==> 08-26: inputs <==
==> flow/design.v <==
`timescale 1ns / 1ps
module uart_rx(
               input               clk          ,		 
               input               rst_n        ,	
               input               din          ,
               output  reg [7:0]    dout         ,		
               output  reg         dout_vld     
               );
parameter    	   BPS	  =	217;	 
reg   [14:0]        cnt0         ;
wire                add_cnt0     ;
wire                end_cnt0     ;
reg   [ 3:0]        cnt1         ;
wire                add_cnt1     ;
wire                end_cnt1     ;
reg                 rx0          ;	
reg                 rx1          ;	
reg                 rx2          ;	
wire                rx_en        ;
reg                 flag_add     ;
always @ (posedge clk or negedge rst_n) begin
	if(!rst_n) begin
		rx0 <= 1'b1;
        rx1 <= 1'b1;
        rx2 <= 1'b1;
	end
	else begin
		rx0 <= din;
        rx1 <= rx0;
        rx2 <= rx1;
	end
end
assign rx_en = rx2 & ~rx1;	
always @(posedge clk or negedge rst_n)begin
    if(!rst_n)begin
        cnt0 <= 0;
    end
    else if(add_cnt0)begin
        if(end_cnt0)
            cnt0 <= 0;
        else
            cnt0 <= cnt0 + 1;
    end
end
assign add_cnt0 = flag_add;
assign end_cnt0 = add_cnt0 && cnt0==BPS-1 ;
always @(posedge clk or negedge rst_n)begin 
    if(!rst_n)begin
        cnt1 <= 0;
    end
    else if(add_cnt1)begin
        if(end_cnt1)
            cnt1 <= 0;
        else
            cnt1 <= cnt1 + 1;
    end
end
assign add_cnt1 = end_cnt0;
assign end_cnt1 = add_cnt1 && cnt1==9-1 ;  
always @ (posedge clk or negedge rst_n)begin
	if(!rst_n) begin
		flag_add <= 1'b0;
	end
	else if(rx_en) begin		
		flag_add <= 1'b1;	
	end
    else if(end_cnt1) begin		
		flag_add <= 1'b0;	
	end
end
always @ (posedge clk or negedge rst_n)begin
	if(!rst_n) begin
		dout <= 8'd0;
	end
	else if(add_cnt0 && cnt0==BPS/2-1 && cnt1!=0) begin		 
	    dout[cnt1-1]<= rx2 ;
	end
end
always @ (posedge clk or negedge rst_n)begin
	if(!rst_n) begin
		dout_vld <= 1'b0;
	end
    else if(end_cnt1) begin		
		dout_vld <= 1'b1;	
	end
	else begin	
        dout_vld <= 1'b0;			
	end
end
endmodule
`timescale 1ns / 1ps
module uart_tx(
                 input             clk    ,			
                 input             rst_n  ,		
                 input [7:0]       din    ,
                 input             din_vld,	  
                 output reg        rdy    ,   
                 output reg        dout   
             );
parameter         BPS    = 217;
reg   [7:0]       tx_data_tmp;	
reg               flag_add   ;
reg   [14:0]      cnt0       ;
wire              add_cnt0   ;
wire              end_cnt0   ;
reg   [ 3:0]      cnt1       ;
wire              add_cnt1   ;
wire              end_cnt1   ;
wire  [ 9:0]      data       ;
always  @(posedge clk or negedge rst_n)begin
    if(rst_n==1'b0)begin
        flag_add <= 0;
    end
    else if(flag_add==0 && din_vld)begin
        flag_add <= 1;
    end
    else if(end_cnt1)begin
        flag_add <= 0;
    end
end
always @(posedge clk or negedge rst_n)begin
    if(!rst_n)begin
        cnt0 <= 0;
    end
    else if(add_cnt0)begin
        if(end_cnt0)
            cnt0 <= 0;
        else
            cnt0 <= cnt0 + 1;
    end
end
assign add_cnt0 = flag_add;
assign end_cnt0 = add_cnt0 && cnt0==BPS-1 ;
always @(posedge clk or negedge rst_n)begin 
    if(!rst_n)begin
        cnt1 <= 0;
    end
    else if(add_cnt1)begin
        if(end_cnt1)
            cnt1 <= 0;
        else
            cnt1 <= cnt1 + 1;
    end
end
assign add_cnt1 = end_cnt0;
assign end_cnt1 = add_cnt1 && cnt1==10-1 ;
always @ (posedge clk or negedge rst_n) begin
	if(!rst_n) begin
		tx_data_tmp <=8'd0;
	end
	else if(flag_add==1'b0 && din_vld) begin	
		tx_data_tmp <= din;	
	end
end
always @ (posedge clk or negedge rst_n) begin
	if(!rst_n) begin
		dout <= 1'b1;
	end
	else if(add_cnt0 && cnt0==1-1)begin
        dout<= data[cnt1];
    end 
end
assign  data = {1'b1,tx_data_tmp,1'b0};  
always  @(*)begin
    if(din_vld || flag_add)
        rdy = 1'b0;
    else
        rdy = 1'b1;
end
endmodule
module  uart_top(
								input  clk,
								input  rst_n,
								input  din,
								input sw8,
								output  reg  [23:0] pic_out,
								output  reg [16:0] addr,
								output  reg wr_ram,
								output  tx,
								output  reg pic_done,    
								output  reg  pic_download,    
								output  reg [7:0] rgb_led
								);
	wire   dout_vld;
	wire  [7:0] dout;
	reg [3:0] code_p;
	reg  [4:0]  cnt;
	reg  [3:0]  state;
	wire  [3:0]  code;
	wire [7:0]  temp;
	reg [23:0] pic_reg;
	parameter  monitor=0;   
	parameter  second=1 ;
	parameter  third=2 ;
	parameter   fouth=3;
	parameter   fiveth=4;
	parameter   sixth=5;
	parameter   send=6;
	parameter   stop=7;
	assign temp=(dout>8'd57)?(dout-8'd87):(dout-8'd48);
	assign code=temp[3:0];
	always  @ (posedge clk or negedge rst_n)
	    begin
			if  (!rst_n)
			   begin
			      state<=monitor;
				  wr_ram<=1;
				  pic_out<=0;
				  addr<=0;
				  pic_done<=0;
				  end
			else
	case (state)
	monitor:	begin
				   if (dout_vld)
						begin
						    wr_ram<=1;	
							pic_reg[23:20]<=code;
							state<=second;
							code_p<=code;
						end
				 else
				          state<=monitor;
					end
	second:	begin
					if (dout_vld)
							begin
								pic_reg[19:16]<=code;
								state<=third;
								rgb_led<={code_p,code};
							end
					else
							state<=second;
					end
		third:		begin
					if (dout_vld)
						begin
							pic_reg[15:12]<=code;
							state<=fouth;
							code_p<=code;
						end
					else
						state<=third;
					end
		fouth:		begin
					if (dout_vld)
						begin
							pic_reg[11:8]<=code;
							state<=fiveth;
							rgb_led<={code_p,code};
						end
					else
						state<=fouth;
					end
		fiveth:		begin
					if (dout_vld)
						begin
							pic_reg[7:4]<=code;
							state<=sixth;
							code_p<=code;
						end
					else
						state<=fiveth;
					end
        sixth:		begin
					if (dout_vld)
						begin
							pic_reg[3:0]<=code;
							state<=send;
							rgb_led<={code_p,code};
						end
					else
						state<=sixth;
					end
		send: 	 begin
						wr_ram<=0;
						pic_out<=pic_reg;
						if (addr<479)
							begin
								addr<=addr+1;								
								pic_done<=0;
								state<=monitor;
							end
			         else if (addr==479)
					        begin								 
							     addr<=0;		
								 pic_done<=1;
								 state<=stop;								
							end	 
						end
		stop:  begin
					if  (sw8==1)
					    state<=monitor;
					else
						begin
						state<=stop;
						end
				  end
		     endcase
		end
		always  @ (posedge  clk or negedge rst_n)
		    begin
				if (!rst_n)
					cnt<=0;
				else if (state==send)
				    cnt<=cnt+1;
			    else 
					cnt<=cnt;
			end
		always  @ (posedge  clk or negedge rst_n)
			begin
				if (!rst_n)
					pic_download<=1;
		   else if (cnt>=15)
					pic_download<=0;
			else
					pic_download<=1;
			end
		uart_rx #(.BPS(16)) uart_rx(
								.clk(clk),
								.rst_n(rst_n),
								.din(din),
								.dout(dout),
								.dout_vld(dout_vld)
								);
	   uart_tx #(.BPS(16)) uart_tx(
                              .clk(clk)    ,			
                              .rst_n(rst_n)  ,		
							  .din_vld(dout_vld)    ,
							  .din(dout),
							  .dout(tx),
							  .rdy()
							); 
		endmodule 
==> flow/run.sh <==
#!/bin/bash
# the make line also repeats each setting of config.mk as NAME=value (left out here)
make -C /OpenROAD-flow-scripts/flow DESIGN_CONFIG=/design/flow/config.mk WORK_HOME=/design/flow/orfs CLKGATE_MAP_FILE= finish
==> flow/config.mk <==
export PLATFORM = sky130hd
export DESIGN_NAME = uart_top
export DESIGN_NICKNAME = uart_top
export VERILOG_FILES = /design/flow/design.v
export SDC_FILE = /design/flow/constraint.sdc
export NUM_CORES = 4
export LEC_CHECK = 0
export CAP_MARGIN = 20
export CORE_ASPECT_RATIO = 1.7
export CORE_MARGIN = 9
export CORE_UTILIZATION = 40
export CTS_CLUSTER_DIAMETER = 375
export CTS_CLUSTER_SIZE = 100
export SLEW_MARGIN = 20
==> flow/constraint.sdc <==
create_clock -name core_clock -period 10.0 [get_ports {clk}]
set_input_delay 2.0000 -clock core_clock [delete_from_list [all_inputs] [get_ports {clk}]]
set_output_delay 2.0000 -clock core_clock [all_outputs]
set_load 0.01 [all_outputs]
==> inputs of 08-06, as changes to 08-26 <==
==> flow/config.mk (replaced) <==
export PLATFORM = sky130hd
export DESIGN_NAME = uart_top
export DESIGN_NICKNAME = uart_top
export VERILOG_FILES = /design/flow/design.v
export SDC_FILE = /design/flow/constraint.sdc
export NUM_CORES = 4
export LEC_CHECK = 0
export ABC_AREA = 1
export CAP_MARGIN = 20
export CORE_MARGIN = 2
export CORE_UTILIZATION = 70
export CTS_CLUSTER_DIAMETER = 233
export CTS_CLUSTER_SIZE = 23
export SETUP_SLACK_MARGIN = 0.85
export SLEW_MARGIN = 20
==> flow/constraint.sdc (replaced) <==
create_clock -name core_clock -period 2.93 [get_ports {clk}]
set_input_delay 0.5860 -clock core_clock [delete_from_list [all_inputs] [get_ports {clk}]]
set_output_delay 0.5860 -clock core_clock [all_outputs]
set_load 0.01 [all_outputs]
==> results.toml <==
# flow metrics
[status]
status = "finished clean"

[pwr]
switching_share_pct = 35.36

[critical_path]
worst-path-buf-inv = 4
reg2reg_from = "uart_rx.cnt1[1]"

[final_timing]
rsz0062_at_grt = "yes"

[global_routing]
grt_use_met2_pct = 54.89

[cells_and_area]
clkbuf_count = 18
nets = 848

[run]
warnings = 41
That was 08-06.
==> results.toml <==
# flow metrics
[final_timing]
rsz0062_at_grt = "no"

[global_routing]
grt_use_met2_pct = 23.85

[run]
warnings = 34

[pwr]
switching_share_pct = 30.67
intPower_mw = 1.096

[status]
status = "finished clean"

[cells_and_area]
clkbuf_count = 17
That was 08-26.

* * *

==> inputs of v35 <==
RTL: the design.v shown in full above, as it stands there.
Settings: LEC_CHECK=0, CAP_MARGIN=30, CORE_ASPECT_RATIO=0.5, CORE_MARGIN=4, CORE_UTILIZATION=61, CTS_CLUSTER_DIAMETER=260, CTS_CLUSTER_SIZE=98, GPL_ROUTABILITY_DRIVEN=1, GPL_TIMING_DRIVEN=1, PLACE_DENSITY_LB_ADDON=0.07, SETUP_SLACK_MARGIN=-0.07, SLEW_MARGIN=20, TNS_END_PERCENT=100; clock period 3.42 ns.
run.sh (not shown) runs the stock make flow with config.mk's settings and CLKGATE_MAP_FILE=.
==> v11 (differences from v35) <==
CORE_ASPECT_RATIO = not set   (was 0.5)
CTS_CLUSTER_SIZE = not set   (was 98)
GPL_TIMING_DRIVEN = 0   (was 1)
SETUP_SLACK_MARGIN = not set   (was -0.07)
TNS_END_PERCENT = not set   (was 100)
==> comparison <==
Between v11 and v35, the lower combinational power is in v35 (gap about 10%, measured against v35).
Sequential share of layout area is about the same in v35 and v11.
Against v35, the maximum frequency of v11 is higher by about 0.3%.
Between v35 and v11, the lower first-iteration DRC count is in v35 (gap about 24%, measured against v11).
Between v11 and v35, the lower final cell count is in v35 (gap 2.6%, measured against v35).
Synthesized cell count is the same in v11 and v35.
Of v11 and v35, v35 has the higher hold slack (gap 0.14 ns).
Synthesized area is the same in v11 and v35.
Of v11 and v35, v11 has the higher worst setup slack (gap 0.011 ns).
No activity file was given, so power comes from the tool's default toggle rates.
